## CORDIC
module CORDIC #(parameter integer W = 32)
(
    input wire clk,
    input wire start,
    input wire signed [31:0] x,
    input wire signed [31:0] y,
    output wire signed [W-1:0]phi,
    output wire done
);
Size: roughly 2000 cells after synthesis, ~100 flip-flops, about 99 I/O pins.
make LEC_CHECK=0 CAP_MARGIN=10 CORE_ASPECT_RATIO=0.52 CORE_MARGIN=2 CORE_UTILIZATION=72 PLACE_DENSITY=0.67 SLEW_MARGIN=20 finish   # period 4.07 ns
run.sh (not shown) runs the stock make flow with config.mk's settings and CLKGATE_MAP_FILE=.
The baseline ended with an error in detailed placement.
Edit:
--- a/flow/config.mk
+++ b/flow/config.mk
@@ -7,7 +7,6 @@
 export LEC_CHECK = 0
-export CAP_MARGIN = 10
-export CORE_ASPECT_RATIO = 0.52
+export CAP_MARGIN = 20
 export CORE_MARGIN = 2
-export CORE_UTILIZATION = 72
-export PLACE_DENSITY = 0.67
+export CORE_UTILIZATION = 58
+export SETUP_SLACK_MARGIN = -0.5
 export SLEW_MARGIN = 20
==> flow/constraint.sdc (replaced) <==
create_clock -name core_clock -period 5.36 [get_ports {clk}]
set_input_delay 1.0720 -clock core_clock [delete_from_list [all_inputs] [get_ports {clk}]]
set_output_delay 1.0720 -clock core_clock [all_outputs]
set_load 0.01 [all_outputs]
The changed run produced a layout that fails on negative setup slack.
Area after synthesis stays the same.
Die area increases by 23%.
Synthesized cell count does not change.
Edit:
--- a/flow/config.mk
+++ b/flow/config.mk
@@ -9,4 +9,4 @@
 export CORE_MARGIN = 2
-export CORE_UTILIZATION = 58
-export SETUP_SLACK_MARGIN = -0.5
+export CORE_UTILIZATION = 63
+export MIN_ROUTING_LAYER = met2
 export SLEW_MARGIN = 20
==> flow/constraint.sdc (replaced) <==
create_clock -name core_clock -period 7.5 [get_ports {clk}]
set_input_delay 1.5000 -clock core_clock [delete_from_list [all_inputs] [get_ports {clk}]]
set_output_delay 1.5000 -clock core_clock [all_outputs]
set_load 0.01 [all_outputs]
The changed run stopped in global routing.
Die area came out lower by about 8%.
Area after synthesis is unchanged.
Synthesized cell count does not change.

* * *

CORDIC again, from the RTL that the note above started with.
// CORDIC
module CORDIC #(parameter integer W = 32)
(
    input wire clk,
    input wire start,
    input wire signed [31:0] x,
    input wire signed [31:0] y,
    output wire signed [W-1:0]phi,
    output wire done
);
export LEC_CHECK = 0
export ABC_AREA = 1
export CAP_MARGIN = 20
export CORE_MARGIN = 2
export CORE_UTILIZATION = 72
export CTS_CLUSTER_DIAMETER = 328
export CTS_CLUSTER_SIZE = 100
export PLACE_DENSITY_LB_ADDON = 0.06
export SETUP_SLACK_MARGIN = 1.08
export SLEW_MARGIN = 20
create_clock -name core_clock -period 3.72 [get_ports {clk}]
The first run failed in 3_5_place_dp.
Rerun with:
- ABC_AREA: 1 -> default
- CORE_UTILIZATION: 72 -> 64
- CTS_CLUSTER_DIAMETER: 328 -> default
- CTS_CLUSTER_SIZE: 100 -> default
- PLACE_DENSITY_LB_ADDON: 0.06 -> default
- SETUP_SLACK_MARGIN: 1.08 -> default
- clock period: 3.72 -> 5.36 ns (I/O delays scaled with it)
With this change the flow ended with an error in 5_1_grt, error GRT-0232.
Die size is higher by 13%.
Area after synthesis is higher by about 0.7%.
Synthesized cell count is lower by 27%.

* * *

The RTL this note starts from:
==> flow/design.v <==
module CORDIC #(parameter integer W = 32)
(
    input wire clk,
    input wire start,
    input wire signed [31:0] x,
    input wire signed [31:0] y,
    output wire signed [W-1:0]phi,
    output wire done
);
wire sigma;
wire signed [31:0] x_shift;
wire signed [31:0] y_shift;
reg [5:0] counter;
reg signed [31:0] x_reg;
reg signed [31:0] y_reg;
reg signed [31:0] z;
wire signed [31:0] atan_table [0:27];
assign atan_table[00] = 32'h3243f6a9; 
assign atan_table[01] = 32'h1dac6705;
assign atan_table[02] = 32'h0fadbafd;
assign atan_table[03] = 32'h07f56ea7;
assign atan_table[04] = 32'h03feab77;
assign atan_table[05] = 32'h01ffd55c;
assign atan_table[06] = 32'h00fffaab;
assign atan_table[07] = 32'h007fff55;
assign atan_table[08] = 32'h003fffeb;
assign atan_table[09] = 32'h001ffffd;
assign atan_table[10] = 32'h00100000;
assign atan_table[11] = 32'h00080000;
assign atan_table[12] = 32'h00040000;
assign atan_table[13] = 32'h00020000;
assign atan_table[14] = 32'h00010000;
assign atan_table[15] = 32'h00008000;
assign atan_table[16] = 32'h00004000;
assign atan_table[17] = 32'h00002000;
assign atan_table[18] = 32'h00001000;
assign atan_table[19] = 32'h00000800;
assign atan_table[20] = 32'h00000400;
assign atan_table[21] = 32'h00000200;
assign atan_table[22] = 32'h00000100;
assign atan_table[23] = 32'h00000080;
assign atan_table[24] = 32'h00000040;
assign atan_table[25] = 32'h00000020;
assign atan_table[26] = 32'h00000010;
assign atan_table[27] = 32'h00000008;
assign sigma = y_reg[31];
assign x_shift = y_reg >>> counter; 
assign y_shift = x_reg >>> counter; 
assign phi = z[31:31-W+1];
assign done = (counter == 28);
always @(posedge clk) begin
    if(start)begin
        x_reg <= x;
        y_reg <= y;
        z <= 0;
        counter <= 0;
    end
    else begin
        if(counter == 28) begin
            x_reg <= x_reg;
            y_reg <= y_reg;
            z <= z;
            counter <= counter;
        end
        else begin
            x_reg <= sigma ? (x_reg - x_shift) : (x_reg + x_shift);
            y_reg <= sigma ? (y_reg + y_shift) : (y_reg - y_shift);
            z <= sigma ? (z - atan_table[counter]) : (z + atan_table[counter]);
            counter <= counter + 1;
        end
    end
end
endmodule
clock: 3.72 ns
lec_check: 0
abc_area: 1
cap_margin: 0
core_aspect_ratio: 1.59
core_margin: 2
core_utilization: 72
cts_cluster_diameter: 328
cts_cluster_size: 100
place_density_lb_addon: 0.06
setup_slack_margin: 1.08
slew_margin: 20
The first run died in detailed placement.
Next try:
ABC_AREA = not set   (was 1)
CAP_MARGIN = 20   (was 0)
CORE_ASPECT_RATIO = not set   (was 1.59)
CORE_UTILIZATION = 40   (was 72)
CTS_CLUSTER_DIAMETER = not set   (was 328)
CTS_CLUSTER_SIZE = not set   (was 100)
PLACE_DENSITY_LB_ADDON = not set   (was 0.06)
SETUP_SLACK_MARGIN = not set   (was 1.08)
clock period = 7.5 ns   (was 3.72 ns; I/O delays follow)
This time the run produced a clean layout.
Area after synthesis rises by about 0.7%.
Synthesized cell count is lower by about 27%.
Die size climbs by about 80%.
Next try:
CORE_MARGIN = 4   (was 2)
CORE_UTILIZATION = 63   (was 40)
MAX_ROUTING_LAYER = met4   (was not set)
MIN_ROUTING_LAYER = met2   (was not set)
Outcome:
- Now the flow aborted during global routing with GRT-0116
- area after synthesis does not change
- die area fell by 33%
- synthesized cell count stays the same
Next try:
CORE_MARGIN = 2   (was 4)
CORE_UTILIZATION = 40   (was 63)
MAX_ROUTING_LAYER = not set   (was met4)
MIN_ROUTING_LAYER = not set   (was met2)
clock period = 7.15 ns   (was 7.5 ns; I/O delays follow)
What happened: The changed run passed the timing, DRC and antenna checks; area after synthesis is unchanged; die size rose by 49%; synthesized cell count stays the same.
